==> inputs of try-maple <==
Design project3_frame, start of the top module:
module project3_frame(
  input        CLOCK_50,
  input        RESET_N,
  input  [3:0] KEY,
  output [6:0] HEX0,
  output [6:0] HEX1,
  output [9:0] LEDR,
  output [16-2-1:0] imem_addr,
  input  [32-1:0] imem_data,
  output [16-2-1:0] dmem_addr,
  output [32-1:0] dmem_wdata,
  output dmem_we,
  output dmem_re,
  input  [32-1:0] dmem_rdata
);
 wire clk;
 wire reset; 
  assign clk = CLOCK_50;
  assign reset = !RESET_N;
  wire [(32+32+32+4)-1:0] FE_latch_out; 
  wire [(32+32+32+6+8+32+32+32 + 1 + 1 + 1 + 1 + 1+ 4 + 8 + 4)-1:0] DE_latch_out; 
  wire [(32+32+32 + 32 + 1 + 1 + 1 + 4 + 4)-1:0] AGEX_latch_out; 
  wire [(32+32+32 +32 + 32 + 1 + 1 + 4 + 1 + 32 + 32 + 4)-1:0] MEM_latch_out;
  wire [1-1:0] from_DE_to_FE;
  wire [(1 + 1 + 1 + 32 + 32 )-1:0] from_AGEX_to_FE;
  wire [4-1:0] from_MEM_to_FE;
  wire [4-1:0] from_WB_to_FE;
  wire [(1 + 1 + 1 + 32 + 32 )-1:0] from_AGEX_to_DE;
  ...
make LEC_CHECK=0 ABC_AREA=0 CAP_MARGIN=15 CORE_MARGIN=2 CORE_UTILIZATION=72 CTS_CLUSTER_DIAMETER=342 CTS_CLUSTER_SIZE=37 GPL_TIMING_DRIVEN=1 MIN_ROUTING_LAYER=met1 SETUP_SLACK_MARGIN=0.22 SLEW_MARGIN=20 finish   # period 4.36 ns
run.sh (not shown) runs the stock make flow with config.mk's settings and CLKGATE_MAP_FILE=.
==> try-lagoon: changes against try-maple <==
- ABC_AREA: 0 -> unset
- CAP_MARGIN: 15 -> 35
- CELL_PAD_IN_SITES_GLOBAL_PLACEMENT: unset -> 3
- CORE_ASPECT_RATIO: unset -> 1.2
- CORE_MARGIN: 2 -> 7
- CORE_UTILIZATION: 72 -> 29
- CTS_CLUSTER_DIAMETER: 342 -> 370
- CTS_CLUSTER_SIZE: 37 -> unset
- GPL_TIMING_DRIVEN: 1 -> unset
- MIN_ROUTING_LAYER: met1 -> met2
- SETUP_SLACK_MARGIN: 0.22 -> 3.3
- SLEW_MARGIN: 20 -> 30
- TNS_END_PERCENT: unset -> 75
==> flow/constraint.sdc (replaced) <==
create_clock -name core_clock -period 12.1 [get_ports {CLOCK_50}]
set_input_delay 2.4200 -clock core_clock [delete_from_list [all_inputs] [get_ports {CLOCK_50}]]
set_output_delay 2.4200 -clock core_clock [all_outputs]
set_load 0.01 [all_outputs]
==> comparison table <==
Cell Rows: try-lagoon 175; try-maple 101
Area inside the core boundary: try-lagoon 189000 µm²; try-maple 75800 µm²
CTS H-Tree Depth: try-lagoon 3; try-maple 1
Final weighted congestion of routability-driven global placement: try-lagoon 1.01; try-maple 1.17
Placed insts: try-lagoon 8603; try-maple 7543
Die area: try-lagoon 202000 µm²; try-maple 78700 µm²
Initial core utilization: try-lagoon 29.1%; try-maple 72.6%
Setup WS pre-CTS: try-lagoon 2.57 ns; try-maple -0.390 ns
Die X-Extent: try-lagoon 412 µm; try-maple 281 µm
Number of buffers created by CTS: try-lagoon 110; try-maple 28
Half-perimeter wire length of the detailed placement result: try-lagoon 209 mm; try-maple 157 mm
Die extent in y: try-lagoon 491 µm; try-maple 281 µm
Cells resized by post-CTS repair: try-lagoon 3; try-maple 590
Outcome: try-lagoon no timing/DRC/antenna violations; try-maple aborted with a tool error
Stage where the flow stopped: try-lagoon -; try-maple global routing


==> run K: inputs <==
project3_frame again, from the RTL that the note above started with.
// project3_frame
module project3_frame(
  input        CLOCK_50,
  input        RESET_N,
  input  [3:0] KEY,
  output [6:0] HEX0,
  output [6:0] HEX1,
  output [9:0] LEDR,
  output [16-2-1:0] imem_addr,
  input  [32-1:0] imem_data,
  output [16-2-1:0] dmem_addr,
  output [32-1:0] dmem_wdata,
  output dmem_we,
  output dmem_re,
  input  [32-1:0] dmem_rdata
);
Settings: LEC_CHECK=0, CAP_MARGIN=20, CORE_MARGIN=2, CORE_UTILIZATION=40, SETUP_SLACK_MARGIN=3.3, SLEW_MARGIN=20; clock period 12.1 ns.
==> run H: changes against run K <==
==> flow/config.mk (replaced) <==
export PLATFORM = sky130hd
export DESIGN_NAME = project3_frame
export DESIGN_NICKNAME = project3_frame
export VERILOG_FILES = /design/flow/design.v
export SDC_FILE = /design/flow/constraint.sdc
export NUM_CORES = 4
export LEC_CHECK = 0
export ABC_AREA = 0
export CAP_MARGIN = 15
export CORE_MARGIN = 2
export CORE_UTILIZATION = 72
export CTS_CLUSTER_DIAMETER = 342
export CTS_CLUSTER_SIZE = 37
export GPL_TIMING_DRIVEN = 1
export MAX_ROUTING_LAYER = met4
export MIN_ROUTING_LAYER = met1
export PLACE_DENSITY_LB_ADDON = 0.06
export SETUP_SLACK_MARGIN = 1.13
export SLEW_MARGIN = 20
export TNS_END_PERCENT = 5
==> flow/constraint.sdc (replaced) <==
create_clock -name core_clock -period 3.96 [get_ports {CLOCK_50}]
set_input_delay 0.7920 -clock core_clock [delete_from_list [all_inputs] [get_ports {CLOCK_50}]]
set_output_delay 0.7920 -clock core_clock [all_outputs]
set_load 0.01 [all_outputs]
==> run M: changes against run K <==
--- a/flow/config.mk
+++ b/flow/config.mk
@@ -7,6 +7,5 @@
 export LEC_CHECK = 0
 export CAP_MARGIN = 20
 export CORE_MARGIN = 2
-export CORE_UTILIZATION = 40
-export SETUP_SLACK_MARGIN = 3.3
+export CORE_UTILIZATION = 45
 export SLEW_MARGIN = 20
==> flow/constraint.sdc (replaced) <==
create_clock -name core_clock -period 5.15 [get_ports {CLOCK_50}]
set_input_delay 1.0300 -clock core_clock [delete_from_list [all_inputs] [get_ports {CLOCK_50}]]
set_output_delay 1.0300 -clock core_clock [all_outputs]
set_load 0.01 [all_outputs]
==> comparison table <==
quantity                                                                run H                       run M                       run K
Worst path buffer plus inverter count                                       -                           5                           2
Power density relative to cell area                                         -                725.8 mW/mm2                298.5 mW/mm2
Die boundary width                                                   280.5 um                    353.8 um                    375.0 um
Clock-pin transition on the worst setup and hold timing paths               -                       70 ps                       60 ps
Critical-path maximum fanout                                                -                           9                          34
End-of-flow core utilization                                                -                      53.24%                      45.37%
Half-perimeter wire length after placement                           156.9 mm                    176.1 mm                    158.9 mm
Cells on worst reg2reg path                                                 -                          21                           5
Endpoint type of the worst setup path                                       -                    register                    register
Detailed-route wire length per cell                                         -                    30.90 um                    30.06 um
Total sequential power                                                      -                     11.3 mW                     4.85 mW
Top power group                                                             -         combinational logic         combinational logic
Slowest cell delay on critical path                                         -                      410 ps                      930 ps
Sequential cell area share                                                  -                      35.49%                      36.96%
Post-placement cell count                                               7,728                       8,006                       7,843
Area of the chip                                                  0.07870 mm2                  0.1252 mm2                  0.1406 mm2
Row count                                                                 101                         128                         136
Pre-Repair DR Iteration Count                                               -                           8                           9
NetSw                                                                       -                    23.23 mW                    9.308 mW
Run status                                                     did not finish              finished clean              finished clean
Stage where the flow stopped                                          5_1_grt                           -                           -
Worst R2R Start                                                             -  my_MEM_stage.MEM_latch[70]  my_MEM_stage.MEM_latch[72]
Total Wirelength                                                            -                    253.3 mm                    241.8 mm
Setup slack of the worst register-to-register path                          -                      130 ps                     3160 ps
Final-layout worst hold slack                                               -                    125.6 ps                    344.7 ps
Final Hold Vio Count                                                        -                           0                           0
Slowest cell on the critical path                                           -       sky130_fd_sc_hd__ha_2     sky130_fd_sc_hd__nor2_4
No activity file was given, so power comes from the tool's default toggle rates.
